==> flow/run.sh <==
#!/bin/bash
# the make line also repeats each setting of config.mk as NAME=value (left out here)
make -C /OpenROAD-flow-scripts/flow DESIGN_CONFIG=/design/flow/config.mk WORK_HOME=/design/flow/orfs CLKGATE_MAP_FILE= finish
==> flow/config.mk <==
export PLATFORM = sky130hd
export DESIGN_NAME = fm_lpr_fir
export DESIGN_NICKNAME = fm_lpr_fir
export VERILOG_FILES = /design/flow/design.v
export SDC_FILE = /design/flow/constraint.sdc
export NUM_CORES = 4
export LEC_CHECK = 0
export CAP_MARGIN = 20
export CORE_MARGIN = 2
export CORE_UTILIZATION = 40
export SLEW_MARGIN = 20
==> flow/constraint.sdc <==
create_clock -name core_clock -period 10.7 [get_ports {clock}]
set_input_delay 2.1400 -clock core_clock [delete_from_list [all_inputs] [get_ports {clock}]]
set_output_delay 2.1400 -clock core_clock [all_outputs]
set_load 0.01 [all_outputs]
==> flow/design.v <==
module fir #(
    parameter TAPS = 32,
    parameter DECIMATION = 8,
    parameter DATA_SIZE = 32,
    parameter [TAPS*DATA_SIZE-1:0] GLOBAL_COEFF = '0,
    parameter UNROLL = 16
) (
    input   logic clock,
    input   logic reset,
    input   logic [DATA_SIZE-1:0] x_in,   
    output   logic x_rd_en,
    input  logic x_empty,
    output  logic y_wr_en,
    input   logic y_out_full,
    output  logic [DATA_SIZE-1:0] y_out 
);
typedef enum logic[2:0] {
    INIT, 
    COMPUTE, 
    WRITE
} state_t;
state_t state, next_state;
logic [0:TAPS-1] [DATA_SIZE-1:0] shift_reg;
logic [0:TAPS-1][DATA_SIZE-1:0] shift_reg_c;
logic [$clog2(DECIMATION)-1:0] decimation_counter, decimation_counter_c;
logic [$clog2(TAPS)-1:0] taps_counter, taps_counter_c;
logic [0:UNROLL-1][DATA_SIZE-1:0] tap_value, tap_value_c;
logic signed [0:UNROLL-1][DATA_SIZE-1:0] product, product_c;
logic [0:UNROLL-1][DATA_SIZE-1:0] y_sum, y_sum_c; 
logic last_cycle, last_cycle_c;
logic [$clog2(TAPS)-1:0] coefficient_counter, coefficient_counter_c;
logic [DATA_SIZE-1:0] total_sum;
logic [0:TAPS-1][DATA_SIZE-1:0] coeff;
assign coeff = GLOBAL_COEFF;
function logic signed [DATA_SIZE-1:0] DEQUANTIZE(logic signed [DATA_SIZE-1:0] val);
    if (val < 0) begin
        DEQUANTIZE = DATA_SIZE'(-(-val >>> 10));
    end else begin
        DEQUANTIZE = DATA_SIZE'(val >>> 10);
    end
endfunction
always_ff @(posedge clock or posedge reset) begin
    if (reset == 1'b1) begin
        state <= INIT;       
        product <= '0;
        last_cycle <= '0;
        coefficient_counter <= '0;
        taps_counter <= '0;        
        decimation_counter <= '0;       
        y_sum <= '0;
        tap_value <= '0;
        shift_reg <= '0;
    end else begin
        taps_counter <= taps_counter_c;
        coefficient_counter <= coefficient_counter_c;
        shift_reg <= shift_reg_c;
        state <= next_state;  
        y_sum <= y_sum_c;
        tap_value <= tap_value_c;
        product <= product_c;
        last_cycle <= last_cycle_c;        
        decimation_counter <= decimation_counter_c;
    end
end
always_comb begin
    next_state = state;
    x_rd_en = 1'b0;
    y_wr_en = 1'b0;
    decimation_counter_c = decimation_counter;
    shift_reg_c = shift_reg;
    taps_counter_c = taps_counter;
    y_sum_c = y_sum;
    tap_value_c = tap_value;
    product_c = product;
    last_cycle_c = last_cycle;
    coefficient_counter_c = coefficient_counter;
    total_sum = '0;
    y_out = '0;
    case(state)
        INIT: begin
            if (x_empty == 1'b0) begin
                x_rd_en = 1'b1;
                shift_reg_c[1:TAPS-1] = shift_reg[0:TAPS-2];
                shift_reg_c[0] = x_in;
                decimation_counter_c = decimation_counter + 1'b1;
                if (decimation_counter == DECIMATION - 1) begin
                    next_state = COMPUTE;
                    for (int i = 0; i < UNROLL; i++) begin
                        tap_value_c[i] = shift_reg_c[i];
                    end  
                    taps_counter_c = taps_counter + UNROLL;
                end else begin
                    next_state = INIT;
                end
            end
        end
        COMPUTE: begin
            if (last_cycle == 1'b0) begin
                for (int i = 0; i < UNROLL; i++) begin 
                    product_c[i] = $signed(tap_value[i]) * $signed(coeff[TAPS-coefficient_counter-i-1]);
                end
                if (taps_counter != UNROLL) begin
                    for (int i = 0; i < UNROLL; i++) begin
                        y_sum_c[i] = $signed(y_sum[i]) + DEQUANTIZE(product[i]);
                    end
                end
                taps_counter_c = taps_counter + UNROLL;
                coefficient_counter_c = coefficient_counter + UNROLL;
                for (int i = 0; i < UNROLL; i++)
                    tap_value_c[i] = shift_reg[taps_counter+i];
                if (taps_counter == 0) begin
                    last_cycle_c = 1'b1;
                end
            end else begin
                for (int i = 0; i < UNROLL; i++) begin
                    y_sum_c[i] = $signed(y_sum[i]) + DEQUANTIZE(product[i]);
                end  
                last_cycle_c = 1'b0;
                next_state = WRITE;
            end            
        end
        WRITE: begin
            if (y_out_full == 1'b0) begin
                y_wr_en = 1'b1;
                total_sum = '0;
                for (int i = 0; i < UNROLL; i++) begin
                    total_sum = $signed(total_sum) + $signed(y_sum[i]);
                end
                y_out = total_sum;
                taps_counter_c = '0;
                coefficient_counter_c = '0;
                decimation_counter_c = '0;
                y_sum_c = '0;
                next_state = INIT;
            end
        end
        default: begin
            next_state = INIT;
            x_rd_en = 1'bx;
            y_wr_en = 1'bx;
            y_out = 'x;
            decimation_counter_c = 'x;
            taps_counter_c = 'x;
            y_sum_c = 'x;
            shift_reg_c = 'x;
            product_c = 'x;
            last_cycle_c = 'x;
            coefficient_counter_c = 'x;
            tap_value_c = 'x;
        end
    endcase
end
endmodule
module fm_lpr_fir (
    input  logic        clock,
    input  logic        reset,
    input  logic [31:0] x_in,
    output logic        x_rd_en,
    input  logic        x_empty,
    output logic [31:0] y_out,
    input  logic        y_out_full,
    output logic        y_wr_en
);
localparam AUDIO_LPR_COEFF_TAPS = 32;
localparam [AUDIO_LPR_COEFF_TAPS*32-1:0] AUDIO_LPR_COEFFS = {
    32'hfffffffd, 32'hfffffffa, 32'hfffffff4, 32'hffffffed, 32'hffffffe5, 32'hffffffdf, 32'hffffffe2, 32'hfffffff3,
    32'h00000015, 32'h0000004e, 32'h0000009b, 32'h000000f9, 32'h0000015d, 32'h000001be, 32'h0000020e, 32'h00000243,
    32'h00000243, 32'h0000020e, 32'h000001be, 32'h0000015d, 32'h000000f9, 32'h0000009b, 32'h0000004e, 32'h00000015,
    32'hfffffff3, 32'hffffffe2, 32'hffffffdf, 32'hffffffe5, 32'hffffffed, 32'hfffffff4, 32'hfffffffa, 32'hfffffffd
};
fir #(
    .TAPS(AUDIO_LPR_COEFF_TAPS),
    .DECIMATION(8),
    .DATA_SIZE(32),
    .GLOBAL_COEFF(AUDIO_LPR_COEFFS),
    .UNROLL(4)
) fir_lpr_inst (
    .clock(clock),
    .reset(reset),
    .x_in(x_in),
    .x_rd_en(x_rd_en),
    .x_empty(x_empty),
    .y_out(y_out),
    .y_out_full(y_out_full),
    .y_wr_en(y_wr_en)
);
endmodule
==> results of run 1 <==
[metrics by stage]
stage                     instance area (um2)  hold slack [ns]
final                                  138000            0.422
after global routing                   138000            0.437
after CTS                              138000            0.415
after detailed placement               132000            0.458
after global placement                 132000            0.453
after floorplan                        127000            0.440
[per-layer routing]
| metal | up-vias | global-route usage [%] | share of wire, % |
|---|---|---|---|
| met5 | - | 0 | 0.012 |
| met1 | 46200 | 29.8 | 46 |
| li1 | 43300 | - | - |
| met3 | 377 | 2.67 | 5.0 |
| met2 | 1820 | 33.8 | 46 |
| met4 | 6 | 5.23 | 2.5 |
[final cells by class]
type / count / area (um2) / share of cell area, %
multi-input combinational: 10200 / 82500 / 59.8
sequential: 1421 / 35600 / 25.8
inverter: 1837 / 6910 / 5.01
clock inverter: 56 / 581 / 0.421
timing repair buffer: 221 / 2080 / 1.51
tap: 4180 / 5230 / 3.79
clock buffer: 240 / 4960 / 3.60
antenna: 11 / 27.5 / 0.0200
[what timing repair did]
action | 4_1_cts | 5_1_grt
hold endpoints to repair | 0 | 0
endpoints found under the setup margin | 0 | 9
resized | 0 | 7
==> impl_metrics.yaml, run 1 <==
# physical design summary
status:
  status: "timing/DRC/antenna clean"
drt:
  wl_per_cell_um: 18.5
  drt_iter0_drc: 6841
  drcViolationCount: 0
  vias: 91700
  routed_wl_mm: 335
  first_pass_iters: 6
  via_per_inst: 5.06
  antenna_left: 0
worst_setup_path:
  critical_path_buf_inv_count: 8
  end_kind: "register"
  critPathMaxStageDelay_ns: 0.94
  start_kind: "register"
  r2r_slack_ns: 0.76
  critPathMaxFanout: 13
  cp.depth: 36
  crit_path_start: "fir_lpr_inst.coefficient_counter[3]"
  reg2reg_depth: 36
  reg2reg_to: "fir_lpr_inst.product[127]"
  crit_arrival_ns: 10.59
  slowest_stage: "a21boi_1"
  required_ns: 11.35
  worstReg2RegStart: "fir_lpr_inst.coefficient_counter[3]"
  path_delay_family: "adder cells"
  critical_path.endpoint: "fir_lpr_inst.product[127]"
  crit_type: "register to register"
  cpMostUsedCell: "fa_1"
sta:
  skew_ns: 0.102
  slew_violations: 0
  clock.fmax_ghz: 0.101
  worst_slack_ns: 0.759
  period_minus_slack_ns: 9.94
  finalSetupTns_ns: 0
  maxSlewHeadroom_pct: 21.8
  setup_violations: 0
  hold_viol_final: 0
  worst_pin_slew_ns: 1.17
  period_used_pct: 92.9
  rsz0062_at_grt: "no"
job:
  warning_count: 80
  drv_cap: 0
global_route:
  grt_max_degree: 194
  grt_overflow: 0
  grt_usage_pct: 20.9
  antenna_found_initial: 17
  grt_pass1_vias: 93500
  grt_pass1_wl_mm: 538
cells_and_area:
  final_cells: 18100
  fin_util_pct: 43.4
  area_growth_pct: 8.23
  final_nets: 16100
  fillCellCount: 30600
placed_design:
  io_buffer_count: 69
  place_congestion: 0.950
  dp_hpwl_mm: 256
  dp.cells: 17800
  place_ws_ns: 0.304
clock_network:
  cts.clk_slew.worst_paths_ns: 0.06
  tritoncts: "built"
  postCtsHoldBufs: 0
  clkLatencyLatePin_ns: 0.87
  post_cts_buffers: 0
  cts_made_buffers: 170
  htreeDepth: 4
  cts_sinks: 1421
  cts_root_buf: "clkbuf_16"
  cts_buffer_depth: 4
hold_path:
  min-delay-start: "fir_lpr_inst.shift_reg[599]"
  hold_end: "fir_lpr_inst.shift_reg[567]"
  min_path_cells: 2
  hp-class: "register to register"
yosys:
  simple_gate_area_share_pct: 19.0
  yosys-top-cells-area: "dfrtp_1, fa_1, nand2_1"
  ys_sh_mux_pct: 4.98
  synth_cells: 14100
  yosys.area_share.adder_pct: 30.8
  yosysSeqAreaShare_pct: 27.9
  xor_share_pct: 3.64
  ys_warn_count: 1
  fp_nets: 16400
  syn_area_per_cell_um2: 9.03
  top_area_cell: "dfrtp_1"
  async_flop_share_pct: 100
  yosys.area.top_type_share_pct: 27.9
  ys_top_cells_by_count: "nand2_1, inv_1, fa_1, dfrtp_1, ha_1"
  synth_flops: 1421
  synth_top_flop_cell: "dfrtp_1"
  top_cell: "nand2_1"
  aoi_share_pct: 6.17
  yosysChipArea_mm2: 0.127
  edf_count: 0
  yosys_cells: 14100
  syn_area_mm2: 0.127
  logic_family: "adder cells"
  yosysUniqueCellTypes: 101
floorplanning:
  pin_count: 70
  chip_area_mm2: 0.323
  initial_utilization_pct: 40.1
  num_rows: 207
  core_mm2: 0.317
  die_w_um: 568
  die_h_um: 568
==> run 2: changes to the inputs <==
- CORE_UTILIZATION: 40 -> 71
- clock period: 10.7 -> 11.1 ns (I/O delays scaled with it)
==> impl_metrics.yaml, run 2 <==
# physical design summary
worst_setup_path:
  required_ns: 11.74
  critical_path_buf_inv_count: 6
  cpMostUsedCell: "fa_1"
  reg2reg_to: "fir_lpr_inst.product[63]"
  slowest_stage: "xor3_1"
  r2r_slack_ns: 0.61
  crit_path_start: "fir_lpr_inst.coefficient_counter[3]"
  reg2reg_depth: 33
  critPathMaxFanout: 22
  end_kind: "register"
  start_kind: "register"
  crit_arrival_ns: 11.13
  path_delay_family: "adder cells"
  cp.depth: 33
  crit_type: "register to register"
  critical_path.endpoint: "fir_lpr_inst.product[63]"
  worstReg2RegStart: "fir_lpr_inst.coefficient_counter[3]"
  critPathMaxStageDelay_ns: 0.70
hold_path:
  hold_end: "fir_lpr_inst.shift_reg[320]"
  min-delay-start: "fir_lpr_inst.shift_reg[352]"
  min_path_cells: 2
  hp-class: "register to register"
status:
  status: "timing/DRC/antenna clean"
clock_network:
  cts_root_buf: "clkbuf_16"
  cts_sinks: 1421
  cts-resized-gates: 0
  tritoncts: "built"
  htreeDepth: 4
  postCtsHoldBufs: 0
  cts_made_buffers: 154
  clkLatencyLatePin_ns: 0.86
  post_cts_buffers: 0
  cts.clk_slew.worst_paths_ns: 0.06
  cts_buffer_depth: 3
global_route:
  grt_pass1_wl_mm: 543
  grt_max_degree: 252
  antenna_found_initial: 16
  grt_pass1_vias: 99400
  grt_overflow: 0
  grt_usage_pct: 38.3
yosys:
  yosys.area.top_type_share_pct: 27.9
  simple_gate_area_share_pct: 19.0
  ys_warn_count: 1
  fp_nets: 16400
  yosysSeqAreaShare_pct: 27.9
  synth_cells: 14100
  logic_family: "adder cells"
  xor_share_pct: 3.64
  top_cell: "nand2_1"
  aoi_share_pct: 6.17
  edf_count: 0
  synth_flops: 1421
  yosys-top-cells-area: "dfrtp_1, fa_1, nand2_1"
  syn_area_per_cell_um2: 9.03
  top_area_cell: "dfrtp_1"
  ys_top_cells_by_count: "nand2_1, inv_1, fa_1, dfrtp_1, ha_1"
  synth_top_flop_cell: "dfrtp_1"
  yosysChipArea_mm2: 0.127
  async_flop_share_pct: 100
  yosysUniqueCellTypes: 101
  yosys_cells: 14100
  yosys.area_share.adder_pct: 30.8
  syn_area_mm2: 0.127
  ys_sh_mux_pct: 4.98
sta:
  worst_pin_slew_ns: 1.21
  period_used_pct: 94.5
  skew_ns: 0.107
  slew_violations: 0
  finalSetupTns_ns: 0
  maxSlewHeadroom_pct: 19.1
  clock.fmax_ghz: 0.0953
  setup_violations: 0
  period_minus_slack_ns: 10.49
  worst_slack_ns: 0.612
  hold_viol_final: 0
  rsz0062_at_grt: "no"
placed_design:
  place_ws_ns: 0.818
  dp_hpwl_mm: 259
  io_buffer_count: 69
  place_area_mm2: 0.130
  place_congestion: 1.01
  dp.cells: 16000
drt:
  routed_wl_mm: 339
  vias: 96200
  drcViolationCount: 0
  drt_iter0_drc: 8382
  via_per_inst: 5.92
  first_pass_iters: 6
  antenna_left: 0
  wl_per_cell_um: 20.9
floorplanning:
  chip_area_mm2: 0.183
  die_w_um: 428
  initial_utilization_pct: 71.4
  num_rows: 155
  core_mm2: 0.178
  die_h_um: 428
  pin_count: 70
job:
  drv_cap: 0
  warning_count: 107
cells_and_area:
  final_cells: 16200
  design_area_mm2: 0.135
  final_nets: 16000
  area_growth_pct: 6.07
  fillCellCount: 12600
[run 2: layer usage]
layer | global-route usage, % | routed length (um)
met5 | 0 | 103
met4 | 20.2 | 20500
met3 | 7.16 | 26400
met2 | 60.4 | 158000
met1 | 51.2 | 133000
[run 2: per-stage QoR]
step	utilization, %	hold slack [ns]
5_1_grt	75.7	0.482
2_1_floorplan	-	0.440
3_3_place_gp	72.7	0.454
4_1_cts	75.7	0.463
6_report	75.7	0.467
3_5_place_dp	72.7	0.458
[run 2: final cells by class]
type,instances,area (um2),area share (%)
multi-input combinational,10200,82400,61.0
sequential,1421,35600,26.3
inverter,1837,6910,5.11
clock buffer,215,4400,3.26
tap,2355,2950,2.18
timing repair buffer,194,1890,1.40
clock inverter,56,915,0.677
antenna,7,17.5,0.0130
==> run 3: changes to the inputs <==
- CORE_UTILIZATION: 71 -> 72
- HOLD_SLACK_MARGIN: unset -> -0.04
- MAX_ROUTING_LAYER: unset -> met4
- SETUP_SLACK_MARGIN: unset -> 0.91
- clock period: 11.1 -> 7.63 ns (I/O delays scaled with it)
==> impl_metrics.yaml, run 3 <==
# physical design summary
clock_network:
  cts_made_buffers: 152
  cts_sinks: 1421
  tritoncts: "built"
  cts_buffer_depth: 3
  htreeDepth: 4
  clkLatencyLatePin_ns: 0.87
  postCtsHoldBufs: 0
  cts.clk_slew.worst_paths_ns: 0.06
  cts_root_buf: "clkbuf_16"
yosys:
  yosys-top-cells-area: "dfrtp_1, fa_1, nand2_1"
  yosysUniqueCellTypes: 101
  logic_family: "adder cells"
  syn_area_per_cell_um2: 9.03
  edf_count: 0
  yosysChipArea_mm2: 0.127
  ys_warn_count: 1
  synth_top_flop_cell: "dfrtp_1"
  xor_share_pct: 3.64
  ys_sh_mux_pct: 4.98
  ys_top_cells_by_count: "nand2_1, inv_1, fa_1, dfrtp_1, ha_1"
  aoi_share_pct: 6.17
  yosys_cells: 14100
  simple_gate_area_share_pct: 19.0
  top_cell: "nand2_1"
  async_flop_share_pct: 100
  syn_area_mm2: 0.127
  fp_nets: 16400
  yosysSeqAreaShare_pct: 27.9
  synth_flops: 1421
  top_area_cell: "dfrtp_1"
  synth_cells: 14100
  yosys.area.top_type_share_pct: 27.9
  yosys.area_share.adder_pct: 30.8
sta:
  setup_violations: 80
  worst_slack_ns: -1.55
  rsz0062_at_grt: "yes"
  worst_pin_slew_ns: 1.30
  period_used_pct: 120
  clock.fmax_ghz: 0.109
  period_minus_slack_ns: 9.18
  skew_ns: 0.0794
  slew_violations: 0
  maxSlewHeadroom_pct: 13.1
  hold_viol_final: 0
worst_setup_path:
  critPathMaxFanout: 16
  reg2reg_to: "fir_lpr_inst.product[31]"
  worstReg2RegStart: "fir_lpr_inst.coefficient_counter[3]"
  reg2reg_depth: 38
  critical_path_buf_inv_count: 14
  r2r_slack_ns: -1.55
  cpMostUsedCell: "fa_1"
  critical_path.endpoint: "fir_lpr_inst.product[31]"
  critPathMaxStageDelay_ns: 0.56
  crit_arrival_ns: 9.83
  cp.depth: 38
  slowest_stage: "fa_1"
  start_kind: "register"
  crit_path_start: "fir_lpr_inst.coefficient_counter[3]"
  crit_type: "register to register"
  required_ns: 8.28
  end_kind: "register"
  path_delay_family: "adder cells"
floorplanning:
  die_w_um: 425
  core_mm2: 0.176
  num_rows: 154
  initial_utilization_pct: 72.4
  chip_area_mm2: 0.180
  die_h_um: 425
  pin_count: 70
global_route:
  grt_pass1_vias: 107000
  antenna_found_initial: 26
  grt_overflow: 0
  grt_max_degree: 265
  grt_pass1_wl_mm: 584
  grt_usage_pct: 43.2
drt:
  vias: 104000
  via_per_inst: 6.06
  antenna_left: 0
  first_pass_iters: 8
  drcViolationCount: 0
  routed_wl_mm: 388
  wl_per_cell_um: 22.5
  drt_iter0_drc: 11300
status:
  failed_checks: "negative setup slack"
  status: "finished with violations"
hold_path:
  min_path_cells: 2
  min-delay-start: "fir_lpr_inst.shift_reg[552]"
  hp-class: "register to register"
  hold_end: "fir_lpr_inst.shift_reg[520]"
cells_and_area:
  final_nets: 17000
  final_cells: 17200
  area_growth_pct: 16.1
  fillCellCount: 9639
job:
  drv_cap: 0
  warning_count: 100
placed_design:
  dp.cells: 16700
  dp_hpwl_mm: 270
  io_buffer_count: 69
  place_ws_ns: -1.62
  place_congestion: 1.00
## run 3: per-layer routing
| metal | track usage [%] | part of all wire [%] | routed length (um) |
|---|---|---|---|
| met4 | 22.8 | 7.2 | 27900 |
| met2 | 66.6 | 47 | 181000 |
| met5 | - | 0 | 0 |
| met1 | 54.4 | 36 | 141000 |
| met3 | 8.61 | 9.7 | 37500 |
## run 3: area by class of cell
cell class	instances	area, um2	share of cell area, %
Antenna cell	21	52.6	0.0355
Clock buffer	215	4400	2.98
Clock inverter	59	965	0.653
Inverter	1837	6920	4.68
Multi-Input combinational cell	10200	85900	58.1
Sequential cell	1421	35600	24.1
Tap cell	2340	2930	1.98
Timing Repair Buffer	1202	11100	7.50
## run 3: metrics by stage
step	utilization [%]	hold slack (ns)	instance area [um2]	setup TNS [ns]
detailed placement	77.3	0.459	136000	-71.67
floorplan	-	0.440	127000	-
finish	84.0	0.461	148000	-71.48
global placement	77.3	0.453	136000	-62.47
CTS	81.9	0.455	144000	-47.88
global route	84.0	0.485	148000	-87.29
## run 3: repair_timing
action / 4_1_cts / 5_1_grt
resized: 440 / 648
setup buffers: 101 / 112
cloned: 13 / 4
endpoints found under the setup margin: 108 / 119
pin swaps: 243 / 361
==> run 4: changes to the inputs <==
- CORE_UTILIZATION: 72 -> 11
- HOLD_SLACK_MARGIN: -0.04 -> unset
- MAX_ROUTING_LAYER: met4 -> unset
- SETUP_SLACK_MARGIN: 0.91 -> unset
- clock period: 7.63 -> 14.3 ns (I/O delays scaled with it)
==> impl_metrics.yaml, run 4 <==
# physical design summary
status:
  status: "timing/DRC/antenna clean"
cells_and_area:
  fin_util_pct: 13.1
  area_growth_pct: 19.0
  final_cells: 29200
  final_nets: 16100
worst_setup_path:
  crit_path_start: "fir_lpr_inst.coefficient_counter[2]"
  cpMostUsedCell: "fa_1"
  slowest_stage: "xor3_1"
  critPathMaxStageDelay_ns: 0.84
  critical_path_buf_inv_count: 6
  cp.depth: 32
  start_kind: "register"
  r2r_slack_ns: 3.05
  crit_type: "register to register"
  critPathMaxFanout: 36
  reg2reg_to: "fir_lpr_inst.product[94]"
  reg2reg_depth: 32
  crit_arrival_ns: 12.02
  required_ns: 15.07
  path_delay_family: "adder cells"
  end_kind: "register"
  worstReg2RegStart: "fir_lpr_inst.coefficient_counter[2]"
  critical_path.endpoint: "fir_lpr_inst.product[94]"
yosys:
  yosys.area_share.adder_pct: 30.8
  synth_flops: 1421
  syn_area_per_cell_um2: 9.03
  yosysUniqueCellTypes: 101
  logic_family: "adder cells"
  yosys-top-cells-area: "dfrtp_1, fa_1, nand2_1"
  syn_area_mm2: 0.127
  async_flop_share_pct: 100
  synth_cells: 14100
  top_cell: "nand2_1"
  top_area_cell: "dfrtp_1"
  ys_sh_mux_pct: 4.98
  xor_share_pct: 3.64
  synth_top_flop_cell: "dfrtp_1"
  yosysSeqAreaShare_pct: 27.9
  yosys.area.top_type_share_pct: 27.9
  edf_count: 0
  aoi_share_pct: 6.17
  fp_nets: 16400
  yosysChipArea_mm2: 0.127
  simple_gate_area_share_pct: 19.0
  yosys_cells: 14100
  ys_warn_count: 1
  ys_top_cells_by_count: "nand2_1, inv_1, fa_1, dfrtp_1, ha_1"
placed_design:
  dp.cells: 28900
  place_congestion: 0.884
  place_ws_ns: 3.08
  dp_hpwl_mm: 272
  io_buffer_count: 69
sta:
  worst_pin_slew_ns: 1.20
  maxSlewHeadroom_pct: 20.2
  slew_violations: 0
  worst_slack_ns: 3.05
  clock.fmax_ghz: 0.0889
  hold_viol_final: 0
  finalSetupTns_ns: 0
  period_minus_slack_ns: 11.25
  period_used_pct: 78.7
  setup_violations: 0
  skew_ns: 0.0802
  rsz0062_at_grt: "no"
clock_network:
  cts_sinks: 1421
  cts-resized-gates: 0
  clkLatencyLatePin_ns: 0.89
  postCtsHoldBufs: 0
  cts.clk_slew.worst_paths_ns: 0.06
  post_cts_buffers: 0
  cts_root_buf: "clkbuf_16"
  htreeDepth: 4
  tritoncts: "built"
  cts_made_buffers: 169
  cts_buffer_depth: 4
floorplanning:
  core_mm2: 1.16
  chip_area_mm2: 1.17
  num_rows: 395
  initial_utilization_pct: 11.0
  pin_count: 70
  die_w_mm: 1.08
  die_h_mm: 1.08
global_route:
  grt_max_degree: 210
  grt_pass1_wl_mm: 562
  grt_usage_pct: 6.00
  antenna_found_initial: 53
  grt_overflow: 0
  grt_pass1_vias: 94000
hold_path:
  hp-class: "register to register"
  hold_end: "fir_lpr_inst.shift_reg[359]"
  min-delay-start: "fir_lpr_inst.shift_reg[391]"
  min_path_cells: 2
job:
  warning_count: 82
  drv_cap: 0
drt:
  vias: 91800
  drt_iter0_drc: 6578
  first_pass_iters: 7
  antenna_left: 0
  routed_wl_mm: 354
  via_per_inst: 3.14
  wl_per_cell_um: 12.1
  drcViolationCount: 0
-- run 4: cell type report --
type,instances,area [um2]
diodes,15,37.5
clock buffers,239,4830
clock inverters,64,728
fillers,131000,1000000
inverters,1837,6910
multi-input cells,10200,82500
flip-flops and latches,1421,35600
well taps,15300,19100
repair buffers,202,1840
-- run 4: through the flow --
stage          instance area [um2]  hold WS (ns)
6_report                    152000         0.463
4_1_cts                     151000         0.460
5_1_grt                     151000         0.483
3_5_place_dp                146000         0.458
2_1_floorplan               127000         0.440
3_3_place_gp                146000         0.451
-- run 4: per-layer routing --
metal  wire [um]  GRT usage [%]  vias to the layer above
li1            -              -                    43300
met1      161000           8.07                    46000
met2      164000           9.96                     1889
met3       18000          0.927                      495
met4       11000           1.64                        8
met5          51              0                        -
==> run 5: changes to the inputs <==
- ABC_AREA: unset -> 1
- CELL_PAD_IN_SITES_DETAIL_PLACEMENT: unset -> 0
- CORE_UTILIZATION: 11 -> 72
- CTS_CLUSTER_SIZE: unset -> 14
- MAX_ROUTING_LAYER: unset -> met4
- PLACE_DENSITY_LB_ADDON: unset -> 0.16
- SETUP_SLACK_MARGIN: unset -> 1.39
- TNS_END_PERCENT: unset -> 45
- clock period: 14.3 -> 8.94 ns (I/O delays scaled with it)
==> impl_metrics.yaml, run 5 <==
# physical design summary
yosys:
  syn_area_per_cell_um2: 8.13
  aoi_share_pct: 13.8
  yosys.area_share.adder_pct: 30.5
  yosysSeqAreaShare_pct: 27.7
  fp_nets: 18100
  syn_area_mm2: 0.129
  yosys_cells: 15800
  simple_gate_area_share_pct: 15.6
  yosys-top-cells-area: "dfrtp_1, fa_1, inv_1"
  yosysUniqueCellTypes: 70
  logic_family: "adder cells"
  async_flop_share_pct: 100
  yosysChipArea_mm2: 0.129
  edf_count: 0
  ys_top_cells_by_count: "inv_1, nand2_1, nor2_1, o21ai_0, fa_1"
  synth_top_flop_cell: "dfrtp_1"
  top_area_cell: "dfrtp_1"
  ys_warn_count: 1
  ys_sh_mux_pct: 0.137
  synth_cells: 15800
  synth_flops: 1421
  top_cell: "inv_1"
  xor_share_pct: 1.73
  yosys.area.top_type_share_pct: 27.7
worst_setup_path:
  path_delay_family: "adder cells"
  required_ns: 9.61
  end_kind: "register"
  cp.depth: 38
  crit_arrival_ns: 9.28
  reg2reg_depth: 38
  crit_type: "register to register"
  crit_path_start: "fir_lpr_inst.coefficient_counter[3]"
  r2r_slack_ns: 0.33
  cpMostUsedCell: "fa_1"
  critical_path.endpoint: "fir_lpr_inst.product[26]"
  critPathMaxStageDelay_ns: 0.55
  start_kind: "register"
  worstReg2RegStart: "fir_lpr_inst.coefficient_counter[3]"
  critPathMaxFanout: 6
  critical_path_buf_inv_count: 13
  reg2reg_to: "fir_lpr_inst.product[26]"
  slowest_stage: "fa_1"
hold_path:
  min_path_cells: 2
  hold_end: "fir_lpr_inst.product[69]"
  min-delay-start: "fir_lpr_inst.product[69]"
  hp-class: "register to register"
sta:
  period_minus_slack_ns: 8.61
  setup_violations: 0
  period_used_pct: 96.4
  maxSlewHeadroom_pct: 19.1
  hold_viol_final: 0
  worst_pin_slew_ns: 1.20
  worst_slack_ns: 0.326
  skew_ns: 0.0519
  hold_ws_ns: 0.482
  rsz0062_at_grt: "yes"
  clock.fmax_ghz: 0.116
  slew_violations: 0
  finalSetupTns_ns: 0
floorplanning:
  core_mm2: 0.178
  initial_utilization_pct: 72.3
  num_rows: 155
  chip_area_mm2: 0.182
  pin_count: 70
  die_w_um: 426
  die_h_um: 426
clock_network:
  htreeDepth: 4
  cts_root_buf: "clkbuf_16"
  tritoncts: "built"
  clkLatencyLatePin_ns: 0.85
  cts.clk_slew.worst_paths_ns: 0.06
  cts_buffer_depth: 3
  cts_made_buffers: 154
  cts_sinks: 1421
global_route:
  grt_pass1_vias: 108000
  grt_max_degree: 278
  grtUsageMet1_pct: 58.1
  antenna_found_initial: 10
  grt_usage_pct: 45.7
  grt_pass1_wl_mm: 614
  gr-usage-met2_pct: 66.2
  grt_overflow: 0
  grt.busiest_layer: "met2"
  grt_use_met3_pct: 12.0
drt:
  drt_iter0_drc: 12800
  drcViolationCount: 0
  first_pass_iters: 11
  vias: 111000
  routed_wl_mm: 407
  via_per_inst: 6.06
  wl_per_cell_um: 22.2
  antenna_left: 0
job:
  drv_cap: 0
  warning_count: 103
placed_design:
  place_ws_ns: -0.272
  io_buffer_count: 69
  place_area_mm2: 0.132
  place_congestion: 1.08
  dp_hpwl_mm: 296
  dp.cells: 17800
cells_and_area:
  comb_area_mm2: 0.0822
  design_area_mm2: 0.143
  area_growth_pct: 11.6
  fin_util_pct: 80.6
  final_nets: 18200
  fillCellCount: 11800
  final_cells: 18400
  seq_area_mm2: 0.0356
status:
  status: "timing/DRC/antenna clean"
## run 5: layout make-up
| class | instances | area share, % |
|---|---|---|
| clock buffer | 222 | 3.10 |
| multi-input combinational | 10700 | 57.3 |
| antenna | 14 | 0.0244 |
| timing repair inverter | 4 | 0.0227 |
| sequential | 1421 | 24.8 |
| clock inverter | 51 | 0.618 |
| inverter | 2924 | 7.77 |
| timing repair buffer | 635 | 4.29 |
| tap | 2355 | 2.06 |
## run 5: repair_timing
item                                    4_1_cts  5_1_grt
endpoints found under the setup margin       85       90
setup buffers                               160      129
hold buffers                                  0        0
pin swaps                                   153      247
resized                                     467      431
gates cloned                                 11        7
## run 5: routing by layer
layer	wire [um]	part of all wire, %	vias to the layer above
met3	48700	12	1527
li1	-	-	49700
met1	149000	37	53900
met5	0	0	-
met2	178000	44	6160
met4	31200	7.7	0
==> run 6: changes to the inputs <==
- ABC_AREA: 1 -> unset
- CAP_MARGIN: 20 -> 35
- CELL_PAD_IN_SITES_DETAIL_PLACEMENT: 0 -> unset
- CTS_CLUSTER_DIAMETER: unset -> 133
- CTS_CLUSTER_SIZE: 14 -> unset
- HOLD_SLACK_MARGIN: unset -> -0.04
- PLACE_DENSITY: unset -> 0.44
- PLACE_DENSITY_LB_ADDON: 0.16 -> unset
- SETUP_SLACK_MARGIN: 1.39 -> -0.53
- TNS_END_PERCENT: 45 -> unset
- clock period: 8.94 -> 7.77 ns (I/O delays scaled with it)
==> impl_metrics.yaml, run 6 <==
# physical design summary
clock_network:
  cts_made_buffers: 151
  cts.clk_slew.worst_paths_ns: 0.07
  htreeDepth: 4
  cts_root_buf: "clkbuf_16"
  clkLatencyLatePin_ns: 0.88
  cts_buffer_depth: 3
  tritoncts: "built"
  cts_sinks: 1421
  postCtsHoldBufs: 0
drt:
  wl_per_cell_um: 21.9
  routed_wl_mm: 374
  drcViolationCount: 0
  antenna_left: 0
  vias: 103000
  via_per_inst: 6.03
  first_pass_iters: 7
  drt_iter0_drc: 11100
sta:
  worst_pin_slew_ns: 1.22
  period_used_pct: 116
  maxSlewHeadroom_pct: 18.4
  worst_slack_ns: -1.23
  clock.fmax_ghz: 0.111
  setup_violations: 77
  finalSetupTns_ns: -49.56
  hold_viol_final: 0
  hold_ws_ns: 0.460
  slew_violations: 0
  skew_ns: 0.110
  period_minus_slack_ns: 9.00
  rsz0062_at_grt: "yes"
yosys:
  top_cell: "nand2_1"
  ys_warn_count: 1
  yosys.area_share.adder_pct: 30.8
  synth_flops: 1421
  ys_sh_mux_pct: 4.98
  logic_family: "adder cells"
  yosys-top-cells-area: "dfrtp_1, fa_1, nand2_1"
  yosys_cells: 14100
  fp_nets: 16400
  simple_gate_area_share_pct: 19.0
  xor_share_pct: 3.64
  async_flop_share_pct: 100
  ys_top_cells_by_count: "nand2_1, inv_1, fa_1, dfrtp_1, ha_1"
  syn_area_per_cell_um2: 9.03
  synth_cells: 14100
  yosysUniqueCellTypes: 101
  aoi_share_pct: 6.17
  edf_count: 0
  top_area_cell: "dfrtp_1"
  synth_top_flop_cell: "dfrtp_1"
  yosys.area.top_type_share_pct: 27.9
  yosysSeqAreaShare_pct: 27.9
  yosysChipArea_mm2: 0.127
  syn_area_mm2: 0.127
global_route:
  grt_pass1_vias: 108000
  grt_max_degree: 270
  grt_pass1_wl_mm: 588
  antenna_found_initial: 24
  grt_usage_pct: 43.4
  grt_overflow: 0
job:
  drv_cap: 0
  warning_count: 84
worst_setup_path:
  slowest_stage: "fa_1"
  critPathMaxStageDelay_ns: 0.57
  r2r_slack_ns: -1.23
  end_kind: "register"
  reg2reg_depth: 34
  critical_path.endpoint: "fir_lpr_inst.product[95]"
  required_ns: 8.42
  critical_path_buf_inv_count: 9
  reg2reg_to: "fir_lpr_inst.product[95]"
  start_kind: "register"
  path_delay_family: "adder cells"
  cp.depth: 34
  critPathMaxFanout: 6
  crit_arrival_ns: 9.64
  crit_type: "register to register"
  crit_path_start: "fir_lpr_inst.coefficient_counter[3]"
  cpMostUsedCell: "fa_1"
  worstReg2RegStart: "fir_lpr_inst.coefficient_counter[3]"
placed_design:
  io_buffer_count: 69
  place_ws_ns: -1.48
  place_congestion: 1.01
  dp_hpwl_mm: 275
cells_and_area:
  fillCellCount: 10400
  area_growth_pct: 13.3
  final_nets: 16900
  comb_area_mm2: 0.0839
  seq_area_mm2: 0.0356
floorplanning:
  core_mm2: 0.176
  chip_area_mm2: 0.180
  num_rows: 154
  die_h_um: 425
  pin_count: 70
  die_w_um: 425
  initial_utilization_pct: 72.4
status:
  failed_checks: "negative setup slack"
  status: "finished with violations"
hold_path:
  hold_end: "fir_lpr_inst.shift_reg[61]"
  min-delay-start: "fir_lpr_inst.shift_reg[93]"
  min_path_cells: 2
  hp-class: "register to register"
[run 6: what timing repair did]
action / 4_1_cts / 5_1_grt
gates cloned: 4 / 6
pin swaps: 53 / 206
gates resized: 157 / 286
endpoints found under the hold margin: 0 / 0
setup endpoints to repair: 61 / 66
buffers inserted: 57 / 63
[run 6: stage by stage]
| step | area (um2) | util [%] | cells |
|---|---|---|---|
| final | 144000 | 82.0 | 17100 |
| after global routing | 144000 | 82.0 | 17100 |
| after CTS | 142000 | 80.9 | 17000 |
| after detailed placement | 136000 | 77.2 | 16700 |
| after global placement | 136000 | 77.2 | 16700 |
| after floorplan | 127000 | - | 14100 |
[run 6: final cells by class]
cell class	count	share of cell area, %
diodes	21	0.0364
clock buffers	209	2.99
clock inverters	64	0.709
inverters	1837	4.79
multi-input cells	10200	58.2
flip-flops and latches	1421	24.7
well taps	2340	2.03
repair buffers	1082	6.63
[run 6: metal layers]
layer  vias up  GRT usage (%)  wire [um]
met5         -              -          0
met2      5192           67.5     176000
li1      45000              -          -
met4         0           23.8      25900
met1     51700           53.9     138000
met3      1310           8.68      34300
==> run 7: changes to the inputs <==
- CAP_MARGIN: 35 -> 40
- CTS_CLUSTER_DIAMETER: 133 -> unset
- CTS_CLUSTER_SIZE: unset -> 13
- HOLD_SLACK_MARGIN: -0.04 -> unset
- MAX_ROUTING_LAYER: met4 -> unset
- PLACE_DENSITY: 0.44 -> unset
- SETUP_SLACK_MARGIN: -0.53 -> 0.29
- clock period: 7.77 -> 7.62 ns (I/O delays scaled with it)
==> impl_metrics.yaml, run 7 <==
# physical design summary
clock_network:
  htreeDepth: 4
  cts.clk_slew.worst_paths_ns: 0.06
  cts_root_buf: "clkbuf_16"
  cts_sinks: 1421
  postCtsHoldBufs: 0
  cts_made_buffers: 153
  tritoncts: "built"
  clkLatencyLatePin_ns: 0.86
  cts_buffer_depth: 3
drt:
  via_per_inst: 5.95
  wl_per_cell_um: 21.2
  vias: 102000
  antenna_left: 0
  drt_iter0_drc: 10200
  routed_wl_mm: 363
  first_pass_iters: 8
  drcViolationCount: 0
worst_setup_path:
  slowest_stage: "fa_1"
  path_delay_family: "adder cells"
  worstReg2RegStart: "fir_lpr_inst.coefficient_counter[2]"
  critical_path_buf_inv_count: 11
  cpMostUsedCell: "fa_1"
  crit_arrival_ns: 9.53
  end_kind: "register"
  start_kind: "register"
  crit_path_start: "fir_lpr_inst.coefficient_counter[2]"
  critPathMaxFanout: 10
  crit_type: "register to register"
  reg2reg_to: "fir_lpr_inst.product[63]"
  r2r_slack_ns: -1.24
  critical_path.endpoint: "fir_lpr_inst.product[63]"
  required_ns: 8.29
  reg2reg_depth: 37
  critPathMaxStageDelay_ns: 0.57
  cp.depth: 37
yosys:
  logic_family: "adder cells"
  fp_nets: 16400
  yosys_cells: 14100
  yosys-top-cells-area: "dfrtp_1, fa_1, nand2_1"
  ys_sh_mux_pct: 4.98
  syn_area_mm2: 0.127
  aoi_share_pct: 6.17
  top_area_cell: "dfrtp_1"
  yosys.area.top_type_share_pct: 27.9
  edf_count: 0
  synth_cells: 14100
  yosysUniqueCellTypes: 101
  synth_top_flop_cell: "dfrtp_1"
  top_cell: "nand2_1"
  yosysChipArea_mm2: 0.127
  ys_warn_count: 1
  simple_gate_area_share_pct: 19.0
  async_flop_share_pct: 100
  ys_top_cells_by_count: "nand2_1, inv_1, fa_1, dfrtp_1, ha_1"
  syn_area_per_cell_um2: 9.03
  synth_flops: 1421
  yosys.area_share.adder_pct: 30.8
  xor_share_pct: 3.64
  yosysSeqAreaShare_pct: 27.9
hold_path:
  hp-class: "register to register"
  hold_end: "fir_lpr_inst.product[32]"
  min_path_cells: 2
  min-delay-start: "fir_lpr_inst.product[32]"
placed_design:
  dp_hpwl_mm: 270
  dp.cells: 16700
  place_congestion: 1.01
  io_buffer_count: 69
sta:
  period_used_pct: 116
  hold_viol_final: 0
  rsz0062_at_grt: "yes"
  period_minus_slack_ns: 8.86
  worst_slack_ns: -1.24
  maxSlewHeadroom_pct: 29.9
  skew_ns: 0.0743
  clock.fmax_ghz: 0.113
  worst_pin_slew_ns: 1.05
  setup_violations: 78
  slew_violations: 0
floorplanning:
  initial_utilization_pct: 72.4
  num_rows: 154
  die_h_um: 425
  chip_area_mm2: 0.180
  pin_count: 70
  die_w_um: 425
  core_mm2: 0.176
global_route:
  grt.busiest_layer: "met2"
  antenna_found_initial: 23
  grt_pass1_vias: 107000
  gr-usage-met2_pct: 65.2
  grt_overflow: 0
  grt_use_met3_pct: 8.77
  grtUsageMet1_pct: 53.4
  grt_pass1_wl_mm: 576
  grt_max_degree: 258
  grt_usage_pct: 41.1
cells_and_area:
  final_cells: 17200
  fin_util_pct: 82.4
  final_nets: 17000
  area_growth_pct: 13.8
status:
  failed_checks: "negative setup slack"
  status: "finished with violations"
job:
  warning_count: 93
  drv_cap: 0
-- run 7: per-stage QoR --
step	setup TNS, ns	setup WS (ns)	cell area, um2	hold WS (ns)
after floorplan	-	-13.57	127000	0.440
after CTS	-47.59	-1.22	143000	0.472
after detailed placement	-77.47	-1.64	136000	0.459
after global placement	-68.45	-1.57	136000	0.456
after global routing	-74.97	-1.50	145000	0.488
final	-55.32	-1.24	145000	0.472
-- run 7: final cells by class --
| cell class | count | area, um2 |
|---|---|---|
| multi-input combinational | 10200 | 84400 |
| inverter | 1837 | 6920 |
| sequential | 1421 | 35600 |
| clock inverter | 62 | 890 |
| clock buffer | 210 | 4300 |
| tap | 2340 | 2930 |
| antenna | 12 | 30.0 |
| fill | 10400 | 31000 |
| timing repair buffer | 1122 | 9890 |
-- run 7: timing repair --
action / 4_1_cts / 5_1_grt
endpoints found under the hold margin: 0 / 0
pin swaps: 151 / 213
cloned: 8 / 4
setup endpoints to repair: 90 / 96
gates resized: 362 / 239
setup buffers: 58 / 58
-- run 7: metal layers --
layer	vias to the layer above	part of all wire, %	routed length (um)
li1	45100	-	-
met1	51200	38	137000
met2	4681	47	171000
met3	1089	9.0	32800
met4	18	6.4	23200
met5	-	0.039	143
==> run 8: changes to the inputs <==
- CAP_MARGIN: 40 -> 20
- SETUP_SLACK_MARGIN: 0.29 -> 1.23
- clock period: 7.62 -> 9.37 ns (I/O delays scaled with it)
==> impl_metrics.yaml, run 8 <==
# physical design summary
drt:
  wl_met1_mm: 137
  via_per_inst: 5.99
  drcViolationCount: 0
  maxUsedRoutingLayer: "met5"
  first_pass_iters: 7
  antenna_left: 0
  wl_per_cell_um: 21.6
  vias: 99000
  drt_iter0_drc: 10200
  wl_met3_mm: 30.8
  dr_wl_met2_mm: 167
  routed_wl_mm: 357
global_route:
  grt_overflow: 0
  grt_max_degree: 244
  grt_usage_pct: 40.2
  grt_pass1_vias: 102000
  grt_pass1_wl_mm: 562
  antenna_found_initial: 17
yosys:
  syn_area_per_cell_um2: 9.03
  xor_share_pct: 3.64
  yosysSeqAreaShare_pct: 27.9
  synth_top_flop_cell: "dfrtp_1"
  ys_sh_mux_pct: 4.98
  synth_cells: 14100
  yosys.area.top_type_share_pct: 27.9
  top_area_cell: "dfrtp_1"
  aoi_share_pct: 6.17
  yosys-top-cells-area: "dfrtp_1, fa_1, nand2_1"
  synth_flops: 1421
  syn_area_mm2: 0.127
  logic_family: "adder cells"
  simple_gate_area_share_pct: 19.0
  ys_top_cells_by_count: "nand2_1, inv_1, fa_1, dfrtp_1, ha_1"
  yosys.area_share.adder_pct: 30.8
  fp_nets: 16400
  async_flop_share_pct: 100
  yosysChipArea_mm2: 0.127
  yosys_cells: 14100
  top_cell: "nand2_1"
  ys_warn_count: 1
  edf_count: 0
  yosysUniqueCellTypes: 101
cells_and_area:
  area_growth_pct: 10.3
  comb_area_mm2: 0.0846
  fillCellCount: 11200
  final_cells: 16500
  fin_util_pct: 79.9
  seq_area_mm2: 0.0356
  final_nets: 16300
worst_setup_path:
  worstReg2RegStart: "fir_lpr_inst.coefficient_counter[2]"
  r2r_slack_ns: 0.38
  reg2reg_to: "fir_lpr_inst.product[125]"
  start_kind: "register"
  cpMostUsedCell: "fa_1"
  reg2reg_depth: 35
  critical_path.endpoint: "fir_lpr_inst.product[125]"
  cp.depth: 35
  critPathMaxFanout: 10
  required_ns: 10.07
  end_kind: "register"
  crit_type: "register to register"
  path_delay_family: "adder cells"
  critPathMaxStageDelay_ns: 0.58
  critical_path_buf_inv_count: 10
  crit_path_start: "fir_lpr_inst.coefficient_counter[2]"
  crit_arrival_ns: 9.69
  slowest_stage: "fa_1"
placed_design:
  place_congestion: 1.03
  dp.cells: 16000
  io_buffer_count: 69
  dp_hpwl_mm: 256
clock_network:
  clkLatencyLatePin_ns: 0.90
  cts_sinks: 1421
  cts_root_buf: "clkbuf_16"
  cts_buffer_depth: 3
  tritoncts: "built"
  cts.clk_slew.worst_paths_ns: 0.06
  htreeDepth: 4
  cts_made_buffers: 151
  postCtsHoldBufs: 0
sta:
  period_minus_slack_ns: 8.99
  setup_violations: 0
  worst_pin_slew_ns: 1.18
  rsz0062_at_grt: "yes"
  slew_violations: 0
  hold_viol_final: 0
  skew_ns: 0.0823
  finalSetupTns_ns: 0
  clock.fmax_ghz: 0.111
  hold_ws_ns: 0.470
  maxSlewHeadroom_pct: 21.1
  period_used_pct: 96.0
job:
  drv_cap: 0
  warning_count: 102
floorplanning:
  chip_area_mm2: 0.180
  initial_utilization_pct: 72.4
  num_rows: 154
  die_w_um: 425
  die_h_um: 425
  pin_count: 70
  core_mm2: 0.176
hold_path:
  min-delay-start: "fir_lpr_inst.shift_reg[708]"
  hp-class: "register to register"
  min_path_cells: 2
  hold_end: "fir_lpr_inst.shift_reg[676]"
status:
  status: "timing/DRC/antenna clean"
==> run 8: per-layer routing <==
metal,track usage (%),vias to the layer above
met1,53.4,49700
li1,-,43900
met3,8.07,1080
met5,0,-
met2,63.2,4379
met4,21.1,10
==> run 8: area by class of cell <==
type | instances | share of cell area (%)
repair buffers | 497 | 3.73
well taps | 2340 | 2.08
multi-input cells | 10200 | 60.3
diodes | 9 | 0.0160
inverters | 1837 | 4.93
clock buffers | 216 | 3.11
clock inverters | 58 | 0.556
flip-flops and latches | 1421 | 25.3
==> run 8: what timing repair did <==
action	4_1_cts	5_1_grt
gates resized	342	305
pin swaps	137	251
setup endpoints to repair	72	77
cloned	16	4
buffers inserted	126	100
==> run 8: through the flow <==
| stage | instance area (um2) | setup slack, ns |
|---|---|---|
| floorplan | 127000 | -12.17 |
| global placement | 130000 | 0.0767 |
| detailed placement | 130000 | -0.227 |
| CTS | 138000 | 0.553 |
| global route | 140000 | 0.105 |
| finish | 140000 | 0.378 |
==> run 9: changes to the inputs <==
- CAP_MARGIN: 20 -> 40
- CTS_CLUSTER_SIZE: 13 -> 84
- PLACE_DENSITY_LB_ADDON: unset -> 0.22
- SETUP_SLACK_MARGIN: 1.23 -> 2.2
- clock period: 9.37 -> 7.62 ns (I/O delays scaled with it)
==> impl_metrics.yaml, run 9 <==
# physical design summary
hold_path:
  min_path_cells: 2
  hp-class: "register to register"
  min-delay-start: "fir_lpr_inst.shift_reg[639]"
  hold_end: "fir_lpr_inst.shift_reg[607]"
yosys:
  ys_top_cells_by_count: "nand2_1, inv_1, fa_1, dfrtp_1, ha_1"
  syn_area_per_cell_um2: 9.03
  synth_top_flop_cell: "dfrtp_1"
  logic_family: "adder cells"
  fp_nets: 16400
  top_area_cell: "dfrtp_1"
  yosysUniqueCellTypes: 101
  ys_warn_count: 1
  ys_sh_mux_pct: 4.98
  aoi_share_pct: 6.17
  yosys_cells: 14100
  async_flop_share_pct: 100
  yosysSeqAreaShare_pct: 27.9
  synth_cells: 14100
  yosys.area_share.adder_pct: 30.8
  top_cell: "nand2_1"
  edf_count: 0
  yosys.area.top_type_share_pct: 27.9
  syn_area_mm2: 0.127
  yosys-top-cells-area: "dfrtp_1, fa_1, nand2_1"
  simple_gate_area_share_pct: 19.0
  synth_flops: 1421
  yosysChipArea_mm2: 0.127
  xor_share_pct: 3.64
worst_setup_path:
  cp.depth: 35
  crit_type: "register to register"
  end_kind: "register"
  crit_arrival_ns: 9.61
  slowest_stage: "fa_1"
  cpMostUsedCell: "fa_1"
  critPathMaxStageDelay_ns: 0.60
  crit_path_start: "fir_lpr_inst.coefficient_counter[3]"
  reg2reg_depth: 35
  start_kind: "register"
  reg2reg_to: "fir_lpr_inst.product[31]"
  required_ns: 8.28
  path_delay_family: "adder cells"
  critical_path_buf_inv_count: 13
  worstReg2RegStart: "fir_lpr_inst.coefficient_counter[3]"
  r2r_slack_ns: -1.33
  critPathMaxFanout: 12
  critical_path.endpoint: "fir_lpr_inst.product[31]"
floorplanning:
  core_mm2: 0.176
  initial_utilization_pct: 72.4
  chip_area_mm2: 0.180
  die_h_um: 425
  num_rows: 154
  pin_count: 70
  die_w_um: 425
global_route:
  grt_usage_pct: 41.9
  antenna_found_initial: 30
  grt_max_degree: 266
  grt_overflow: 0
  grt_pass1_wl_mm: 588
  grt_pass1_vias: 109000
cells_and_area:
  fillCellCount: 10100
  final_cells: 17200
  fin_util_pct: 83.2
  design_area_mm2: 0.146
  final_nets: 17000
  area_growth_pct: 14.9
drt:
  antenna_left: 0
  drt_iter0_drc: 10600
  drcViolationCount: 0
  via_per_inst: 6.00
  routed_wl_mm: 375
  vias: 103000
  wl_per_cell_um: 21.8
  first_pass_iters: 8
clock_network:
  clkLatencyLatePin_ns: 0.87
  cts_root_buf: "clkbuf_16"
  postCtsHoldBufs: 0
  cts_made_buffers: 152
  tritoncts: "built"
  htreeDepth: 4
  cts_buffer_depth: 3
  cts.clk_slew.worst_paths_ns: 0.06
  cts_sinks: 1421
status:
  status: "finished with violations"
  failed_checks: "negative setup slack"
sta:
  hold_ws_ns: 0.471
  setup_violations: 78
  period_used_pct: 118
  worst_pin_slew_ns: 1.23
  slew_violations: 0
  worst_slack_ns: -1.33
  period_minus_slack_ns: 8.95
  rsz0062_at_grt: "yes"
  clock.fmax_ghz: 0.112
  maxSlewHeadroom_pct: 17.9
  hold_viol_final: 0
  finalSetupTns_ns: -65.40
  skew_ns: 0.0917
placed_design:
  io_buffer_count: 69
  place_area_mm2: 0.136
  place_ws_ns: -1.60
  dp_hpwl_mm: 273
  place_congestion: 1.02
  dp.cells: 16700
job:
  warning_count: 77
  drv_cap: 0
==> run 9: what timing repair did <==
item                       CTS  global route
cloned                       9             4
hold endpoints to repair     0             0
buffers inserted           107            63
pin swaps                  266           234
setup endpoints to repair  178           198
gates resized              512           288
==> run 9: routing by layer <==
metal	vias up	routed length, um	track usage [%]
met4	16	26300	24.1
met1	51600	136000	52.8
met5	-	108	0
met2	5110	178000	67.6
met3	1387	34800	9.23
li1	45300	-	-
==> run 9: final cells by class <==
cell class,instances,area [um2],share of cell area (%)
diodes,18,45.0,0.0308
clock buffers,211,4320,2.95
clock inverters,68,935,0.639
inverters,1837,6920,4.73
multi-input cells,10200,84900,58.0
flip-flops and latches,1421,35600,24.3
well taps,2340,2930,2.00
repair buffers,1193,10700,7.34
==> run 10: changes to the inputs <==
- CAP_MARGIN: 40 -> 0
- CORE_UTILIZATION: 72 -> 70
- CTS_CLUSTER_SIZE: 84 -> 25
- PLACE_DENSITY_LB_ADDON: 0.22 -> unset
- SETUP_SLACK_MARGIN: 2.2 -> unset
==> impl_metrics.yaml, run 10 <==
# physical design summary
status:
  status: "finished with violations"
  failed_checks: "negative setup slack"
worst_setup_path:
  critPathMaxStageDelay_ns: 0.57
  crit_path_start: "fir_lpr_inst.coefficient_counter[3]"
  required_ns: 8.30
  crit_type: "register to register"
  worstReg2RegStart: "fir_lpr_inst.coefficient_counter[3]"
  critical_path.endpoint: "fir_lpr_inst.product[95]"
  end_kind: "register"
  reg2reg_depth: 33
  critical_path_buf_inv_count: 9
  start_kind: "register"
  reg2reg_to: "fir_lpr_inst.product[95]"
  path_delay_family: "adder cells"
  r2r_slack_ns: -1.28
  crit_arrival_ns: 9.58
  cpMostUsedCell: "fa_1"
  cp.depth: 33
  slowest_stage: "fa_1"
  critPathMaxFanout: 5
yosys:
  top_area_cell: "dfrtp_1"
  yosys.area.top_type_share_pct: 27.9
  synth_flops: 1421
  yosysSeqAreaShare_pct: 27.9
  simple_gate_area_share_pct: 19.0
  ys_warn_count: 1
  synth_cells: 14100
  syn_area_per_cell_um2: 9.03
  xor_share_pct: 3.64
  yosysUniqueCellTypes: 101
  yosysChipArea_mm2: 0.127
  syn_area_mm2: 0.127
  yosys.area_share.adder_pct: 30.8
  synth_top_flop_cell: "dfrtp_1"
  ys_top_cells_by_count: "nand2_1, inv_1, fa_1, dfrtp_1, ha_1"
  aoi_share_pct: 6.17
  async_flop_share_pct: 100
  yosys_cells: 14100
  edf_count: 0
  fp_nets: 16400
  yosys-top-cells-area: "dfrtp_1, fa_1, nand2_1"
  top_cell: "nand2_1"
  logic_family: "adder cells"
  ys_sh_mux_pct: 4.98
sta:
  hold_viol_final: 0
  skew_ns: 0.0846
  setup_violations: 73
  worst_pin_slew_ns: 1.24
  maxSlewHeadroom_pct: 17.2
  worst_slack_ns: -1.28
  slew_violations: 0
  finalSetupTns_ns: -50.63
  clock.fmax_ghz: 0.112
  rsz0062_at_grt: "yes"
  hold_ws_ns: 0.467
  period_used_pct: 117
  period_minus_slack_ns: 8.90
clock_network:
  cts_root_buf: "clkbuf_16"
  cts.clk_slew.worst_paths_ns: 0.07
  cts_buffer_depth: 3
  clkLatencyLatePin_ns: 0.84
  cts_made_buffers: 154
  cts_sinks: 1421
  htreeDepth: 4
  tritoncts: "built"
drt:
  drt_iter0_drc: 9530
  via_per_inst: 5.89
  antenna_left: 0
  wl_per_cell_um: 21.2
  first_pass_iters: 9
  routed_wl_mm: 365
  drcViolationCount: 0
  vias: 102000
floorplanning:
  initial_utilization_pct: 70.5
  die_h_um: 431
  core_mm2: 0.181
  die_w_um: 431
  num_rows: 156
  chip_area_mm2: 0.185
  pin_count: 70
global_route:
  grt_max_degree: 242
  grt_pass1_vias: 107000
  grt_pass1_wl_mm: 577
  grt_overflow: 0
  grt_usage_pct: 40.0
  antenna_found_initial: 26
placed_design:
  io_buffer_count: 69
  place_area_mm2: 0.136
  dp_hpwl_mm: 271
  place_ws_ns: -1.55
  place_congestion: 1.01
  dp.cells: 16800
hold_path:
  hp-class: "register to register"
  min-delay-start: "fir_lpr_inst.shift_reg[812]"
  min_path_cells: 2
  hold_end: "fir_lpr_inst.shift_reg[780]"
cells_and_area:
  fillCellCount: 11300
  fin_util_pct: 81.2
  area_growth_pct: 15.3
  design_area_mm2: 0.147
  final_nets: 17000
  final_cells: 17300
  seq_area_mm2: 0.0356
  comb_area_mm2: 0.0852
job:
  drv_cap: 0
  warning_count: 93
-- run 10: layout make-up --
cell class	instances	share of cell area, %
antenna	12	0.0205
timing repair buffer	1183	7.23
clock inverter	57	0.663
sequential	1421	24.2
inverter	1837	4.72
multi-input combinational	10200	58.1
clock buffer	222	3.05
tap	2370	2.02
-- run 10: routing by layer --
metal / share of wire (%) / GRT usage (%)
met1: 38 / 51.5
met2: 48 / 64.0
met3: 8.4 / 8.27
met4: 6.5 / 21.9
met5: 0.057 / 0
-- run 10: timing repair --
item                       4_1_cts  5_1_grt
pin swaps                      260      268
hold buffers                     0        0
cloned                          10        5
setup endpoints to repair       80       83
buffers inserted                89      102
gates resized                  528      390
==> run 11: changes to the inputs <==
- ABC_AREA: unset -> 1
- CAP_MARGIN: 0 -> 20
- CELL_PAD_IN_SITES_DETAIL_PLACEMENT: unset -> 0
- CORE_UTILIZATION: 70 -> 72
- CTS_CLUSTER_SIZE: 25 -> 98
- MAX_ROUTING_LAYER: unset -> met4
- PLACE_DENSITY_LB_ADDON: unset -> 0.26
- SETUP_SLACK_MARGIN: unset -> -0.46
- TNS_END_PERCENT: unset -> 45
- clock period: 7.62 -> 7.18 ns (I/O delays scaled with it)
==> impl_metrics.yaml, run 11 <==
# physical design summary
status:
  status: "finished with violations"
  failed_checks: "negative setup slack"
clock_network:
  htreeDepth: 4
  clkLatencyLatePin_ns: 0.88
  postCtsHoldBufs: 0
  cts_made_buffers: 155
  cts_sinks: 1421
  tritoncts: "built"
  cts_buffer_depth: 3
  cts_root_buf: "clkbuf_16"
  cts.clk_slew.worst_paths_ns: 0.06
worst_setup_path:
  required_ns: 7.87
  reg2reg_depth: 37
  critPathMaxStageDelay_ns: 0.55
  cp.depth: 37
  critPathMaxFanout: 12
  path_delay_family: "adder cells"
  end_kind: "register"
  r2r_slack_ns: -1.53
  critical_path.endpoint: "fir_lpr_inst.product[55]"
  slowest_stage: "fa_1"
  crit_path_start: "fir_lpr_inst.coefficient_counter[2]"
  crit_type: "register to register"
  crit_arrival_ns: 9.40
  critical_path_buf_inv_count: 14
  worstReg2RegStart: "fir_lpr_inst.coefficient_counter[2]"
  start_kind: "register"
  reg2reg_to: "fir_lpr_inst.product[55]"
yosys:
  ys_sh_mux_pct: 0.137
  aoi_share_pct: 13.8
  syn_area_per_cell_um2: 8.13
  yosys-top-cells-area: "dfrtp_1, fa_1, inv_1"
  ys_top_cells_by_count: "inv_1, nand2_1, nor2_1, o21ai_0, fa_1"
  synth_top_flop_cell: "dfrtp_1"
  yosysUniqueCellTypes: 70
  simple_gate_area_share_pct: 15.6
  synth_flops: 1421
  yosysChipArea_mm2: 0.129
  edf_count: 0
  syn_area_mm2: 0.129
  xor_share_pct: 1.73
  yosys.area.top_type_share_pct: 27.7
  yosysSeqAreaShare_pct: 27.7
  fp_nets: 18100
  ys_warn_count: 1
  async_flop_share_pct: 100
  logic_family: "adder cells"
  synth_cells: 15800
  top_area_cell: "dfrtp_1"
  yosys.area_share.adder_pct: 30.5
  yosys_cells: 15800
  top_cell: "inv_1"
floorplanning:
  die_h_um: 426
  die_w_um: 426
  initial_utilization_pct: 72.3
  chip_area_mm2: 0.182
  pin_count: 70
  core_mm2: 0.178
  num_rows: 155
global_route:
  grt_pass1_vias: 113000
  grt_max_degree: 264
  grt_pass1_wl_mm: 634
  grt_overflow: 0
  antenna_found_initial: 15
  grt_usage_pct: 47.1
drt:
  wl_met3_mm: 49.5
  first_pass_iters: 8
  wl_met1_mm: 151
  antenna_left: 0
  wl_per_cell_um: 22.1
  dr_wl_met2_mm: 185
  drt_iter0_drc: 13400
  routed_wl_mm: 420
  maxUsedRoutingLayer: "met4"
  via_per_inst: 6.02
  vias: 115000
  drcViolationCount: 0
sta:
  period_minus_slack_ns: 8.71
  hold_viol_final: 0
  worst_pin_slew_ns: 1.32
  worst_slack_ns: -1.53
  rsz0062_at_grt: "yes"
  skew_ns: 0.0743
  finalSetupTns_ns: -68.66
  hold_ws_ns: 0.477
  maxSlewHeadroom_pct: 10.8
  slew_violations: 0
  clock.fmax_ghz: 0.115
  period_used_pct: 121
  setup_violations: 83
hold_path:
  hp-class: "register to register"
  hold_end: "fir_lpr_inst.product[36]"
  min_path_cells: 2
  min-delay-start: "fir_lpr_inst.product[36]"
placed_design:
  place_congestion: 1.10
  dp.cells: 18600
  dp_hpwl_mm: 312
  place_ws_ns: -1.34
  io_buffer_count: 69
cells_and_area:
  seq_area_mm2: 0.0356
  comb_area_mm2: 0.0821
  area_growth_pct: 15.3
  final_cells: 19000
  fin_util_pct: 83.3
  fillCellCount: 10800
  final_nets: 18800
job:
  drv_cap: 0
  warning_count: 103
## run 11: area by class of cell
cell class	count	area share (%)
Clock inverter	68	0.675
Multi-Input combinational cell	10700	55.4
Timing Repair inverter	2	0.0118
Clock buffer	218	2.97
Tap cell	2355	1.99
Sequential cell	1421	24.0
Timing Repair Buffer	1296	7.42
Inverter	2924	7.49
Antenna cell	18	0.0304
## run 11: stage by stage
step / instance area, um2
after floorplan: 129000
after global placement: 139000
after detailed placement: 139000
after CTS: 147000
after global routing: 148000
final: 148000
## run 11: metal layers
layer  GRT usage (%)  vias up
li1                -    51000
met1            58.3    55200
met2            68.8     6790
met3            12.5     1720
met4            30.2        0
met5               -        -
## run 11: repair_timing
action / 4_1_cts / 5_1_grt
cloned: 6 / 2
resized: 491 / 301
pin swaps: 140 / 158
setup endpoints to repair: 71 / 76
buffers inserted: 84 / 56
